Setup of try-amber:
==> flow/design.v (excerpt) <==
module ntt_16point(
    input wire clk,
    input wire rst,
    input wire start,
    input wire [111:0] data_in,
    output reg done,
    output reg [6:0] result_0,
    output reg [6:0] result_1,
    output reg [6:0] result_2,
    output reg [6:0] result_3,
    output reg [6:0] result_4,
    output reg [6:0] result_5,
    output reg [6:0] result_6,
    output reg [6:0] result_7,
    output reg [6:0] result_8,
    output reg [6:0] result_9,
    output reg [6:0] result_10,
    output reg [6:0] result_11,
    output reg [6:0] result_12,
    output reg [6:0] result_13,
    output reg [6:0] result_14,
    output reg [6:0] result_15
);
For scale: ~240 flip-flops, ~230 I/O pins, about 0.017 mm^2 of cells after synthesis.
Settings: LEC_CHECK=0, CAP_MARGIN=20, CORE_MARGIN=2, CORE_UTILIZATION=60, PLACE_DENSITY=0.37, SLEW_MARGIN=20; clock period 17.9 ns.
run.sh (not shown) runs the stock make flow with config.mk's settings and CLKGATE_MAP_FILE=.
Input-level comparison between try-pepper and try-amber:
- swapping 60 for 56 in CORE_UTILIZATION
- clearing PLACE_DENSITY, which used to be 0.37
- swapping 17.9 for 8.72 in the clock period (ns, I/O delays scaled along)
Notes after the runs:
Relative to try-amber, the number of antenna violations at the first check in global routing of try-pepper is higher by 15. Diff try-amber -> try-pepper: routed wire length increased by 47% relative to the old numbers; logic depth of the worst setup path including buffers up 8.8%; maximum clock rate up 0.0032 GHz. try-pepper ran in full, but the layout does not pass; the checks complain about capacitance limit, slew limit, setup timing.
Relative to try-pepper, the following input files were edited for try-sierra:
- CORE_UTILIZATION now 59, was 56
- TNS_END_PERCENT now 80, previously not set
- CTS_CLUSTER_SIZE now 53, previously not set
- CTS_CLUSTER_DIAMETER now 247, previously not set
- the clock period (ns, I/O delays scaled along) now 3.95, was 8.72
- try-sierra terminated abnormally: global routing reported GRT-0232.
- Number of instances resized during post-cts repair: try-sierra > try-pepper
- Per the comparison of try-sierra with try-pepper, die area went down by 5.0%; number of setup buffers added after CTS saw an increase.
- Between try-pepper and try-sierra, number of buffers created by CTS decreased.
- Comparing try-pepper and try-sierra, worst slack at placement is lower on try-sierra.
- Reported for try-pepper and try-sierra, synthesized cell count turned out identical to the last digit.
- try-pepper -> try-sierra: net count of the mapped netlist delta 0, exact match


## v59
Starting RTL as in the previous note.
Settings: LEC_CHECK=0, CAP_MARGIN=20, CORE_MARGIN=2, CORE_UTILIZATION=66, CTS_CLUSTER_SIZE=95, PLACE_DENSITY=0.37, SLEW_MARGIN=20; clock period 12.8 ns.
The flow ended early for v59: it failed with a tool error in clock tree synthesis.
The inputs of v30 differ from those of v59 as listed below.
Settings: CTS_CLUSTER_SIZE changed from 95 to 15; CORE_UTILIZATION changed from 66 to 16; ABC_AREA newly set to 1; CAP_MARGIN changed from 20 to 25; HOLD_SLACK_MARGIN newly set to -0.03; SETUP_SLACK_MARGIN newly set to 2.36; PLACE_DENSITY removed (was 0.37); the clock period (ns, I/O delays scaled along) changed from 12.8 to 16.0.
Findings:
v30: all stages complete, timing, DRC and antenna checks passed
Against v59, v30 comes in 26% higher on number of standard cells reported by yosys.
Standard-cell row count went up by more than 100% going from v59 to v30.
Re share of the synthesized netlist area taken by xor and xnor gates: v59 was higher than v30.
v30 reports a higher post-place setup slack than v59 does.
For synthesized cell count, dividing the value from v30 by the value from v59 gives 1.3.
Chip footprint in v30 is 310% higher than in v59
Relative to v30, the following input files were edited for v4:
Settings: putting CORE_ASPECT_RATIO at 0.5 where nothing was set; swapping 15 for 94 in CTS_CLUSTER_SIZE; swapping 25 for 20 in CAP_MARGIN; putting TNS_END_PERCENT at 10 where nothing was set; clearing HOLD_SLACK_MARGIN, which used to be -0.03; putting PLACE_DENSITY at 0.38 where nothing was set; swapping 2.36 for 1.87 in SETUP_SLACK_MARGIN; putting CTS_CLUSTER_DIAMETER at 354 where nothing was set; swapping 16 for 72 in CORE_UTILIZATION; swapping 16.0 for 8.16 in the clock period (ns, I/O delays scaled along).
Findings:
- Final weighted congestion of routability-driven global placement (v4 over v30): increase, about 19%
- From v4 to v30, synthesized cell count did not move at all.
- v4 is listed as incomplete: the tool reported an error in detailed placement and the run ended there.
- Both conditions hold for v30: the flow ran to the end and the final layout passed the timing, DRC and antenna checks.
- v30 -> v4: number of cells in the yosys synthesis report delta 0, exact match
- [compare] base=v30 new=v4: placeable core region lower; area fraction in mux cells roughly the same.
- Taking v30 as the reference, in v4 count of input and output buffers roughly the same; top-level I/O count roughly the same; chip footprint lower.


Setup of run 1:
Starting RTL as in the previous note.
==> flow/design.v (excerpt) <==
module ntt_16point(
    input wire clk,
    input wire rst,
    input wire start,
    input wire [111:0] data_in,
    output reg done,
    output reg [6:0] result_0,
    output reg [6:0] result_1,
    output reg [6:0] result_2,
    output reg [6:0] result_3,
    output reg [6:0] result_4,
    output reg [6:0] result_5,
    output reg [6:0] result_6,
    output reg [6:0] result_7,
    output reg [6:0] result_8,
    output reg [6:0] result_9,
    output reg [6:0] result_10,
    output reg [6:0] result_11,
    output reg [6:0] result_12,
    output reg [6:0] result_13,
    output reg [6:0] result_14,
    output reg [6:0] result_15
);
Settings: LEC_CHECK=0, CAP_MARGIN=20, CORE_MARGIN=2, CORE_UTILIZATION=65, CTS_CLUSTER_DIAMETER=81, CTS_CLUSTER_SIZE=53, SLEW_MARGIN=20; clock period 3.95 ns.
Run 1: it failed during 4_1_cts, and the tool reported DPL-0038.
For run 2, these inputs were changed with respect to run 1:
- changing CORE_UTILIZATION from 65 to 58
- changing CTS_CLUSTER_SIZE from 53 to 88
- setting SETUP_SLACK_MARGIN to 2.37 for the first time
- removing CTS_CLUSTER_DIAMETER (formerly 81)
- setting TNS_END_PERCENT to 5 for the first time
- changing the clock period (ns, I/O delays scaled along) from 3.95 to 8.72
Findings:
- Run 2 never completed, since it errored out during 5_1_grt.
- Going from run 1 to run 2, the count of standard-cell rows was found to have gone up by 3.
- The synthesized cell area was comparable across run 1 and run 2.
- In run 2 relative to run 1, area of placed instances had gone down by a few percent.
- Compared with run 1, in run 2 post-place setup slack higher, placeable core region went up 11%, chip area up 12%, global placer's final weighted congestion dropped 2.9%.
Changes in run 3 relative to run 2:
- removing TNS_END_PERCENT (formerly 5)
- removing CTS_CLUSTER_SIZE (formerly 88)
- removing SETUP_SLACK_MARGIN (formerly 2.37)
- changing CORE_UTILIZATION from 58 to 40
- changing the clock period (ns, I/O delays scaled along) from 8.72 to 16.0
==> results <==
Changes observed in run 3 relative to run 2: cell count after synthesis flat; die area climbed 44%; standard cell area after detailed placement decreased 0.0026 sq mm; horizontal die size shows an increase of 20%; number of buffers created by CTS shows a reduction of 7.4%. Run 3 closes out successfully: all stages finished, all timing, DRC and antenna checks passed.
What run 4 does differently from run 3 at the input level:
- CTS_CLUSTER_SIZE newly set to 15
- CAP_MARGIN changed from 20 to 25
- HOLD_SLACK_MARGIN newly set to -0.03
### Flow results
- Run 4 ended with more transition time of the tightest slew-check pin than run 3.
- Looking only at worst-path maximum fanout, and setting everything else aside, the higher value of run 3 and run 4 goes to run 3.
- Compared to run 3, the router laid down more metal wire for run 4.
- The final standard cell count with taps included and fillers excluded was comparable across run 3 and run 4.
- The standard cells in run 4 occupy more silicon area than those in run 3 do.
- Lower share of total power in combinational logic among run 3 and run 4: run 4
- Final core utilization (lower): run 3
- Maximum ir drop on the vdd rail (run 4 over run 3): increase, about 11%
#### Input delta (run 5 over run 4)
- clearing HOLD_SLACK_MARGIN, which used to be -0.03
- swapping 40 for 66 in CORE_UTILIZATION
- swapping 25 for 20 in CAP_MARGIN
- putting ABC_AREA at 1 where nothing was set
- putting CTS_CLUSTER_DIAMETER at 216 where nothing was set
- swapping 15 for 95 in CTS_CLUSTER_SIZE
- putting TNS_END_PERCENT at 5 where nothing was set
- putting PLACE_DENSITY at 0.37 where nothing was set
- swapping 16.0 for 12.8 in the clock period (ns, I/O delays scaled along)
Results
The flow ended early for run 5: it failed with a tool error in 5_1_grt.
Compared with run 4, run 5 shows half-perimeter wire length after placement that has gone up by a few percent.
Number of library cell types mapped by synthesis (higher): run 4
Run 5 vs run 4, compound-cell area share of the yosys netlist went down by 0.90 points.
Relative to run 4, run 5 improves die area.
Run 5 vs run 4, gate count after technology mapping went up by 427.
In run 5 the placeable core area turned out 40% lower than in run 4.
Compared to run 4, run 5 has overall die width about 21% lower.
Against run 4, run 5 comes in 1470 ps lower on post-place setup slack.
Portion of the post-synthesis area used by sequential elements: run 5 < run 4


Setup of ember:
ntt_16point again, from the RTL that the note above started with.
export LEC_CHECK = 0
export ABC_AREA = 0
export CAP_MARGIN = 20
export CELL_PAD_IN_SITES_DETAIL_PLACEMENT = 1
export CORE_ASPECT_RATIO = 0.78
export CORE_MARGIN = 2
export CORE_UTILIZATION = 29
export CTS_CLUSTER_SIZE = 35
export GPL_ROUTABILITY_DRIVEN = 1
export HOLD_SLACK_MARGIN = 0.08
export PLACE_DENSITY_LB_ADDON = 0.07
export SETUP_SLACK_MARGIN = 4.63
export SLEW_MARGIN = 0
export TNS_END_PERCENT = 5
create_clock -name core_clock -period 22.4 [get_ports {clk}]
Input-level comparison between lagoon and ember:
==> flow/config.mk <==
export PLATFORM = sky130hd
export DESIGN_NAME = ntt_16point
export DESIGN_NICKNAME = ntt_16point
export VERILOG_FILES = /design/flow/design.v
export SDC_FILE = /design/flow/constraint.sdc
export NUM_CORES = 4
export LEC_CHECK = 0
export ABC_AREA = 1
export CAP_MARGIN = 20
export CORE_MARGIN = 2
export CORE_UTILIZATION = 72
export CTS_CLUSTER_DIAMETER = 400
export CTS_CLUSTER_SIZE = 95
export PLACE_DENSITY = 0.37
export SLEW_MARGIN = 20
==> flow/constraint.sdc <==
create_clock -name core_clock -period 12.8 [get_ports {clk}]
set_input_delay 2.5600 -clock core_clock [delete_from_list [all_inputs] [get_ports {clk}]]
set_output_delay 2.5600 -clock core_clock [all_outputs]
set_load 0.01 [all_outputs]
==> results <==
lagoon did not finish; a tool error ended it in clock tree synthesis. Synthesized cell count: lower on ember. Compared with ember, in lagoon net count entering floorplan now sits higher, placement-stage cell area went up by 9.8%, compound-gate portion of the synthesized area has decreased, die size went down 35000 um^2. Against ember, area of the core in lagoon fell by more than half. Going from ember to lagoon, floorplan die width has decreased; placement-stage worst setup slack saw a decrease; height of the die went down by 27%; post-synthesis simple-gate area fraction now larger.
For harbor, these inputs were changed with respect to lagoon:
-- flow/config.mk --
<<< lagoon, line 8
export ABC_AREA = 1
>>> harbor, line 8
<<< lagoon, line 12
export CTS_CLUSTER_DIAMETER = 400
export CTS_CLUSTER_SIZE = 95
export PLACE_DENSITY = 0.37
>>> harbor, line 11
export CTS_CLUSTER_DIAMETER = 354
export CTS_CLUSTER_SIZE = 94
export PLACE_DENSITY = 0.38
<<< lagoon, line 16
>>> harbor, line 15
export TNS_END_PERCENT = 10
==> flow/constraint.sdc <==
create_clock -name core_clock -period 8.16 [get_ports {clk}]
set_input_delay 1.6320 -clock core_clock [delete_from_list [all_inputs] [get_ports {clk}]]
set_output_delay 1.6320 -clock core_clock [all_outputs]
set_load 0.01 [all_outputs]
Findings:
- Stage in which a tool error killed harbor: detailed placement.
- As the logs show, lagoon stopped at clock tree synthesis after a tool error, so it never reached the end of the flow.
- Yosys synthesis chip area, harbor and lagoon, lower one = harbor.
- There was hardly any difference in post-synthesis adder-cell area fraction between harbor and lagoon.
- Going from lagoon to harbor, synthesized instance count shrinks by 21%.
- Area fraction in and, or, nand and nor cells in harbor vs lagoon: down 6.6 points
- Die span in x | harbor below lagoon
- harbor reports a higher post-synthesis sequential area ratio than lagoon does.
- Diff lagoon -> harbor | overall die height | down slightly
- Between lagoon and harbor, the flow reports routability congestion estimate from global placement decreasing by more than 10%.
- Looking at synthesized area across harbor and lagoon, the one that comes out higher is lagoon.
- Compound-cell area share of the yosys netlist delta for harbor relative to lagoon: 0.90 points higher
--- input diff harbor..juniper ---
-- flow/config.mk --
<<< harbor, line 10
export CORE_UTILIZATION = 72
export CTS_CLUSTER_DIAMETER = 354
export CTS_CLUSTER_SIZE = 94
export PLACE_DENSITY = 0.38
>>> juniper, line 10
export CORE_UTILIZATION = 58
export SETUP_SLACK_MARGIN = 2.37
<<< harbor, line 15
export TNS_END_PERCENT = 10
>>> juniper, line 13
==> flow/constraint.sdc <==
create_clock -name core_clock -period 16.0 [get_ports {clk}]
set_input_delay 3.2000 -clock core_clock [delete_from_list [all_inputs] [get_ports {clk}]]
set_output_delay 3.2000 -clock core_clock [all_outputs]
set_load 0.01 [all_outputs]
Notes after the runs:
- juniper closes out successfully: all stages finished, all timing, DRC and antenna checks passed.
- From harbor to juniper, xor-xnor portion of the synthesized cell area did not move at all.
- Status: area after synthesis parity (juniper, harbor)
- From harbor to juniper the numbers moved as follows: die span in x up about 11%; chip height up 11%.
- Looking only at die size, and setting everything else aside, the higher value of juniper and harbor goes to juniper.


The RTL this note starts from:
==> flow/design.v <==
module ntt_16point(
    input wire clk,
    input wire rst,
    input wire start,
    input wire [111:0] data_in,
    output reg done,
    output reg [6:0] result_0,
    output reg [6:0] result_1,
    output reg [6:0] result_2,
    output reg [6:0] result_3,
    output reg [6:0] result_4,
    output reg [6:0] result_5,
    output reg [6:0] result_6,
    output reg [6:0] result_7,
    output reg [6:0] result_8,
    output reg [6:0] result_9,
    output reg [6:0] result_10,
    output reg [6:0] result_11,
    output reg [6:0] result_12,
    output reg [6:0] result_13,
    output reg [6:0] result_14,
    output reg [6:0] result_15
);
    localparam Q = 97;
    wire [6:0] omega [0:15];
    wire [6:0] input_data [0:15];
    reg [6:0] data [0:15];
    reg [3:0] stage;
    reg [4:0] i;
    reg computing;
    reg [3:0] m, k, j;
    reg [6:0] t, u, tw;
    reg [4:0] twiddle_idx;
    assign omega[0] = 1;
    assign omega[1] = 27;
    assign omega[2] = 50;
    assign omega[3] = 41;
    assign omega[4] = 96;
    assign omega[5] = 70;
    assign omega[6] = 47;
    assign omega[7] = 56;
    assign omega[8] = 1;
    assign omega[9] = 27;
    assign omega[10] = 50;
    assign omega[11] = 41;
    assign omega[12] = 96;
    assign omega[13] = 70;
    assign omega[14] = 47;
    assign omega[15] = 56;
    genvar gk;
    generate
        for (gk = 0; gk < 16; gk = gk + 1) begin : g_in
            assign input_data[gk] = data_in[7*gk +: 7];
        end
    endgenerate
    function [6:0] mod_mult;
        input [6:0] a;
        input [6:0] b;
        reg [13:0] temp;
        begin
            temp = a * b;
            mod_mult = temp % Q;
        end
    endfunction
    function [6:0] mod_add;
        input [6:0] a;
        input [6:0] b;
        reg [7:0] temp;
        begin
            temp = a + b;
            if (temp >= Q)
                mod_add = temp - Q;
            else
                mod_add = temp[6:0];
        end
    endfunction
    function [6:0] mod_sub;
        input [6:0] a;
        input [6:0] b;
        reg signed [7:0] temp;
        begin
            temp = a - b;
            if (temp < 0)
                mod_sub = temp + Q;
            else
                mod_sub = temp[6:0];
        end
    endfunction
    function [3:0] bit_reverse;
        input [3:0] idx;
        begin
            bit_reverse = {idx[0], idx[1], idx[2], idx[3]};
        end
    endfunction
    always @(posedge clk) begin
        if (rst) begin
            done <= 0;
            computing <= 0;
            stage <= 0;
            i <= 0;
        end else begin
            if (start && !computing) begin
                data[0] <= input_data[bit_reverse(0)];
                data[1] <= input_data[bit_reverse(1)];
                data[2] <= input_data[bit_reverse(2)];
                data[3] <= input_data[bit_reverse(3)];
                data[4] <= input_data[bit_reverse(4)];
                data[5] <= input_data[bit_reverse(5)];
                data[6] <= input_data[bit_reverse(6)];
                data[7] <= input_data[bit_reverse(7)];
                data[8] <= input_data[bit_reverse(8)];
                data[9] <= input_data[bit_reverse(9)];
                data[10] <= input_data[bit_reverse(10)];
                data[11] <= input_data[bit_reverse(11)];
                data[12] <= input_data[bit_reverse(12)];
                data[13] <= input_data[bit_reverse(13)];
                data[14] <= input_data[bit_reverse(14)];
                data[15] <= input_data[bit_reverse(15)];
                computing <= 1;
                done <= 0;
                stage <= 0;
                i <= 0;
            end else if (computing) begin
                if (stage < 4) begin
                    if (i < 16) begin
                        m = 1 << stage;   
                        k = i >> (stage + 1);   
                        j = i & ((1 << (stage + 1)) - 1);   
                        if (j < m) begin
                            twiddle_idx = (j << (4 - stage - 1)) & 15;
                            tw = omega[twiddle_idx];
                            t = mod_mult(tw, data[i + m]);
                            u = data[i];
                            data[i] <= mod_add(u, t);
                            data[i + m] <= mod_sub(u, t);
                        end
                        i <= i + 1;
                    end else begin
                        i <= 0;
                        stage <= stage + 1;
                    end
                end else begin
                    result_0 <= data[0];
                    result_1 <= data[1];
                    result_2 <= data[2];
                    result_3 <= data[3];
                    result_4 <= data[4];
                    result_5 <= data[5];
                    result_6 <= data[6];
                    result_7 <= data[7];
                    result_8 <= data[8];
                    result_9 <= data[9];
                    result_10 <= data[10];
                    result_11 <= data[11];
                    result_12 <= data[12];
                    result_13 <= data[13];
                    result_14 <= data[14];
                    result_15 <= data[15];
                    done <= 1;
                    computing <= 0;
                end
            end
        end
    end
endmodule
==> flow/config.mk <==
export PLATFORM = sky130hd
export DESIGN_NAME = ntt_16point
export DESIGN_NICKNAME = ntt_16point
export VERILOG_FILES = /design/flow/design.v
export SDC_FILE = /design/flow/constraint.sdc
export NUM_CORES = 4
export LEC_CHECK = 0
export ABC_AREA = 0
export CAP_MARGIN = 20
export CELL_PAD_IN_SITES_DETAIL_PLACEMENT = 0
export CORE_MARGIN = 2
export CORE_UTILIZATION = 72
export CTS_CLUSTER_DIAMETER = 346
export CTS_CLUSTER_SIZE = 35
export GPL_ROUTABILITY_DRIVEN = 1
export PLACE_DENSITY_LB_ADDON = 0.07
export SETUP_SLACK_MARGIN = -0.74
export SLEW_MARGIN = 0
==> flow/constraint.sdc <==
create_clock -name core_clock -period 10.1 [get_ports {clk}]
set_input_delay 2.0200 -clock core_clock [delete_from_list [all_inputs] [get_ports {clk}]]
set_output_delay 2.0200 -clock core_clock [all_outputs]
set_load 0.01 [all_outputs]
The starting point did not get past 3_5_place_dp (DPL-0033).
Edit:
- ABC_AREA: 0 -> 1
- CAP_MARGIN: 20 -> 40
- CTS_CLUSTER_SIZE: 35 -> 15
- HOLD_SLACK_MARGIN: default -> 0.3
- PLACE_DENSITY_LB_ADDON: 0.07 -> 0.01
- SETUP_SLACK_MARGIN: -0.74 -> 2.87
Effect: The new run failed in 3_5_place_dp. Synthesized area came out higher by 0.89%. Die size came out higher by 0.87%. Synthesized cell count came out higher by about 26%.
No activity file was given, so power comes from the tool's default toggle rates.
